== run A ==
Design mainModule, start of the top module:
module mainModule(
		input clk, input reset,
		output [31:0] imem_addr, input [31:0] imem_data,
		output wb_alu_we, output [2:0] wb_alu_rd, output [31:0] wb_alu_data,
		output wb_mem_we, output [2:0] wb_mem_rd, output [7:0] wb_mem_data,
		output [3:0] flags
	);
	wire IF_flush, ID_flush, EX_flush; 
	wire pcWrite, p1_pipeline_regWrite;
	wire p2_pipeline_regWrite, p2_pipeline_stall;
	wire hu_pcWrite, hu_p1_regWrite, hu_stall;
	wire p3_pipeline_regWrite = 1'b1;
	wire [1:0]  f_mem_reg_rn_sel, f_alu_reg_rm_sel, f_alu_reg_rn_sel;	 
	wire [1:0] f_mem_reg_rd_sel;
	wire f_memStage_mem_rd_sel;
	wire [31:0] p2_pc_branchTarget, pc_jumpTarget; 
	wire [1:0] pcSrc;
	wire [15:0] p1_aluInstr, p1_memInstr;  
	wire [31:0] p1_pc_plus4;
	IFStage the_IFStage(
		clk, reset, p1_pipeline_regWrite, IF_flush, 
		pcWrite, 	p2_pc_branchTarget, pc_jumpTarget, 
		pcSrc,  
		p1_aluInstr, p1_memInstr, p1_pc_plus4,
		imem_addr, imem_data
	);
	wire p2_memRead, p2_memWrite, p2_alu_regWrite, p2_mem_regWrite, p2_flag_regWrite;
	wire p2_aluOp, p2_aluSrcB;
	wire p2_isBranch, p2_isJump; 
	wire p3_memRead, p3_memWrite, p3_alu_regWrite, p3_mem_regWrite;
	wire p4_alu_regWrite, p4_mem_regWrite;
	wire [2:0] p2_alu_rm, p2_alu_rn, p2_alu_rd, p2_mem_rn, p2_mem_rd;
	wire [2:0] p3_alu_rd, p3_mem_rd;
	wire [2:0] p4_alu_rd, p4_mem_rd;
	wire [31:0] p2_alu_reg_rm, p2_alu_reg_rn, p2_mem_reg_rn, p2_mem_reg_rd;  
	wire [31:0] p2_alu_imm, p2_memOffset;
	wire [7:0] p3_mem_reg_rd;
	wire [31:0] p3_alu_aluOut, p3_mem_address;
	wire [31:0] p4_alu_aluOut, p4_mem_memOut;
	wire [31:0] f_mem_reg_rn_1, f_mem_reg_rn_2, f_mem_reg_rn_3;	 
	wire [7:0] f_mem_reg_rd_1, f_mem_reg_rd_2, f_mem_reg_rd_3;		 
	wire [31:0] f_alu_reg_rm_1, f_alu_reg_rm_2, f_alu_reg_rm_3;	 
  ...
clock: 10.0 ns
lec_check: 0
cap_margin: 20
core_aspect_ratio: 1.07
core_margin: 2
core_utilization: 40
cts_cluster_diameter: 380
cts_cluster_size: 13
hold_slack_margin: -0.08
slew_margin: 20
run.sh (not shown) runs the stock make flow with config.mk's settings and CLKGATE_MAP_FILE=.
Having completed the whole flow, run A delivered a layout that passed the timing, DRC and antenna checks.
> inputs changed (run A -> run B)
Settings: CTS_CLUSTER_SIZE: 13 -> unset; HOLD_SLACK_MARGIN: -0.08 -> unset; CORE_ASPECT_RATIO: 1.07 -> unset; CTS_CLUSTER_DIAMETER: 380 -> unset; PLACE_DENSITY: unset -> 0.6; the clock period (ns, I/O delays scaled along): 10.0 -> 11.5.
[summary]
Looking at combinational power share, run B sits below run A. Measured against each other, run B and run A differ in data arrival time at the worst-slack endpoint, the higher figure coming from run B. Run B against run A: fraction of power spent switching nets went down 1.4 points, endpoint required time on the critical path increased by 1510 ps relative to the old numbers. There was hardly any difference in footprint of the multi-input gates between run B and run A. Delta (run B minus run A): global-route wire length before repair moved down; aggregate routed wire length shows an increase of 0.85%; internal power component fell by 4.4%.
Changes in run C relative to run B:
Settings: SETUP_SLACK_MARGIN: unset -> 1.98; CORE_UTILIZATION: 40 -> 64; PLACE_DENSITY: 0.6 -> unset; the clock period (ns, I/O delays scaled along): 11.5 -> 7.38.
Results
Run B → run C: global-route track usage on met1 went up, chip area went down. Run C vs. run B: pre-CTS setup slack fell by 2820 ps, cell area has increased, maximum clock rate has increased, power density normalized to cell area went up, final wirelength shows a reduction of 4.4%. Looking at combinational group share of total power, run C sits above run B. Weighted congestion reported at the end of routability-driven placement came out higher on run C than on run B. The utilization of run C exceeds that of run B by 28 points. For portion of the layout cell area used by clock cells, run B and run C come out practically identical.
Edits applied to the flow inputs when going from run C to run D:
Settings: CORE_UTILIZATION: 64 -> 59; SETUP_SLACK_MARGIN: 1.98 -> unset; the clock period (ns, I/O delays scaled along): 7.38 -> 4.58.
## What came out
Every stage of run D finished as expected; the final checks, on the other hand, flagged negative setup slack, which means the layout fails. [compare] base=run C new=run D: overall routed net length went up about 2.5%, data arrival time at the worst-slack endpoint went down. Taking run C as the reference, in run D number of endpoints failing setup at the final stage increased 23, clock-buffer cell count decreased 8.
Changes in run E relative to run D:
Settings: changing CORE_UTILIZATION from 59 to 60; setting PLACE_DENSITY to 0.6 for the first time; changing the clock period (ns, I/O delays scaled along) from 4.58 to 6.5.
## What came out
Internal power for run E: about 34% down relative to run D. Run E drops fewer vias than run D. Non-clock buffer count was higher in run D than in run E. Met2 demand-to-capacity share in global routing delta (run D -> run E): insignificant. Start point of the critical path: theMEMStage.p4.reg_mem_rd.d2.q -> run E, theIDStage.p2.reg_alu_rn.d2.q -> run D. Run E vs run D: setup slack up. Per the final summary, run E finished and its layout is clean on timing, DRC and antenna. Diff run D -> run E | via count of the first global-routing pass | down by a few percent.

* * *

Setup of v52:
mainModule again, from the RTL that the note above started with.
make LEC_CHECK=0 CAP_MARGIN=20 CELL_PAD_IN_SITES_GLOBAL_PLACEMENT=0 CORE_ASPECT_RATIO=0.98 CORE_MARGIN=2 CORE_UTILIZATION=58 CTS_CLUSTER_DIAMETER=245 MIN_ROUTING_LAYER=met1 PLACE_DENSITY=0.64 SETUP_SLACK_MARGIN=0.7 SLEW_MARGIN=20 TNS_END_PERCENT=15 finish   # period 2.66 ns
To summarise v52: no stage aborted, but the layout did not pass its checks, failing on negative setup slack.
Edits applied to the flow inputs when going from v52 to v43:
Settings: changing CORE_ASPECT_RATIO from 0.98 to 0.91; changing CTS_CLUSTER_DIAMETER from 245 to 33; removing SETUP_SLACK_MARGIN (formerly 0.7).
Notes after the runs:
Re sum of negative setup slack: v52 was higher than v43.
v52 -> v43: number of rows in the core area decreased by a few percent
Taking v52 as the reference, in v43 wire length of the first global-routing pass up 3200 um, worst supply voltage drop on vdd decreased by 53% relative to the old numbers, depth of the worst register-to-register path rose by 5, minimum clock period increased 0.068 ns, post-route standard cell area excluding fillers now larger.
v43 against v52: highest achievable clock rate fell 0.0018 GHz, overall power picked up an extra 5.3 mW, worst setup skew after layout climbed 0.0074 ns, tap cell count went up by 2.4%.
Status v52: flow complete, layout not clean - negative setup slack
Every stage of v43 finished as expected; the final checks, on the other hand, flagged negative setup slack, which means the layout fails.
diff inputs: v43 => v11
Settings: PLACE_DENSITY: 0.64 -> unset; CORE_UTILIZATION: 58 -> 65; the clock period (ns, I/O delays scaled along): 2.66 -> 3.68.
[summary]
v11 ended up with a higher switching portion of total power than v43 did. Taking v43 as the reference, in v11 post-placement cell count -197, via count -0.44%. Comparing clock-buffer cell count for v11 and v43, the smaller number came from v11. v11 vs v43: reported combinational group power down by more than a quarter. v11 finished all stages; layout check result: FAIL, due to negative setup slack.
The inputs of v26 differ from those of v11 as listed below.
Settings: PLACE_DENSITY newly set to 0.6; CTS_CLUSTER_DIAMETER removed (was 33); TNS_END_PERCENT removed (was 15); CORE_UTILIZATION changed from 65 to 37; CORE_ASPECT_RATIO removed (was 0.91); MIN_ROUTING_LAYER removed (was met1); CELL_PAD_IN_SITES_GLOBAL_PLACEMENT removed (was 0); the clock period (ns, I/O delays scaled along) changed from 3.68 to 11.1.
v26 finished end to end and its layout was clean on timing, DRC and antenna. Comparing v11 and v26, the lower clock-buffer cell count was measured on v26. When v26 is measured against v11, its clock latency on the worst-skew pair turns out 0.04 ns lower. Measured against each other, v11 and v26 differ in total area of multi-input combinational cells, the lower figure coming from v26. Run comparison: v26 cell with the biggest individual delay on the critical path sky130_fd_sc_hd__or4_2; v11 cell with the biggest individual delay on the critical path sky130_fd_sc_hd__or4_1. In the metrics for v11 and v26, the one carrying the higher part of the power in combinational logic is v11.
Setup changes, v26 to v45
Settings: swapping 37 for 66 in CORE_UTILIZATION; swapping 11.1 for 5.92 in the clock period (ns, I/O delays scaled along).
Findings:
- v45 finished all stages; layout check result: FAIL, due to negative setup slack.
- Delta(worst slack at placement, v45 - v26) < 0
- Non-clock buffer count grows by more than half when moving from v26 to v45.
- Compared with v26, v45 shows count of placed standard cells in the final layout, fillers left out lower by 349.
- When the final numbers for v26 and v45 were put side by side, the met2 track demand over resource in global routing turned out to be greater in v45.
- v45 vs v26 — core utilization rose 34 points.
- Diff v45..v26 | mean routed wirelength per cell | negligible
- Re maximum cell stage delay along the critical path: v26 and v45 aren't equal, and the lower value belongs to v45.
- In the metrics for v26 and v45, the one carrying the higher post-route minimum period is v26.
- Of v26 and v45, v26 shows the higher routed wire length, with v45 below it.
- v45 vs v26 — met2 wire length dropped by more than 10%
- Between v26 and v45, the flow reports combinational gate area increasing slightly.
--- input diff v45..v13 ---
Settings: swapping 66 for 40 in CORE_UTILIZATION; putting SETUP_SLACK_MARGIN at 0.43 where nothing was set; swapping 5.92 for 8.25 in the clock period (ns, I/O delays scaled along).
Results
Detailed route wirelength on metal2: v13 > v45. On fraction of registers with async set/reset, v13 and v45 are basically level. Number of vias per cell after detailed routing, v13 and v45, lower one = v13. Compared v13 vs v45, and total wire length is up in v13. The run showing the smaller proportion of power drawn by the clock network is v45. | x dimension of the die | v13 vs v45 | 64 um higher |. The synthesis-to-finish area growth of v13 falls short of that of v45 by 3.1 points. The area of the core in v13 is 1.7 times that in v45. Re cell area after synthesis: no difference whatsoever between v45 and v13. Power: v13 draws less than v45. When the final numbers for v13 and v45 were put side by side, the global-route usage turned out to be smaller in v13. v13 did not stop at any stage, and its layout met the timing, DRC and antenna checks.

* * *

Starting RTL as in the previous note.
Settings: LEC_CHECK=0, CAP_MARGIN=35, CELL_PAD_IN_SITES_DETAIL_PLACEMENT=2, CELL_PAD_IN_SITES_GLOBAL_PLACEMENT=3, CORE_ASPECT_RATIO=0.81, CORE_MARGIN=2, CORE_UTILIZATION=67, CTS_CLUSTER_DIAMETER=245, CTS_CLUSTER_SIZE=19, GPL_ROUTABILITY_DRIVEN=0, GPL_TIMING_DRIVEN=0, MAX_ROUTING_LAYER=met5, MIN_ROUTING_LAYER=met1, PLACE_DENSITY_LB_ADDON=0.09, SLEW_MARGIN=20; clock period 10.2 ns.
The first run did not get past global placement without I/O with FLW-0024.
Rerun with:
Settings changed: CELL_PAD_IN_SITES_DETAIL_PLACEMENT 2 to not set, CELL_PAD_IN_SITES_GLOBAL_PLACEMENT 3 to 0, CORE_ASPECT_RATIO 0.81 to not set, GPL_ROUTABILITY_DRIVEN 0 to not set, GPL_TIMING_DRIVEN 0 to not set, HOLD_SLACK_MARGIN set to 0.21, MAX_ROUTING_LAYER met5 to not set, PLACE_DENSITY set to 0.64, PLACE_DENSITY_LB_ADDON 0.09 to not set.
Clock period 10.2 ns to 6.96 ns, I/O delays scaled along.
This time the run ran to the end with no violations.
Die area is about the same.
Synthesized area stays the same.
Synthesized cell count does not change.
Power and IR drop assume default switching activity.
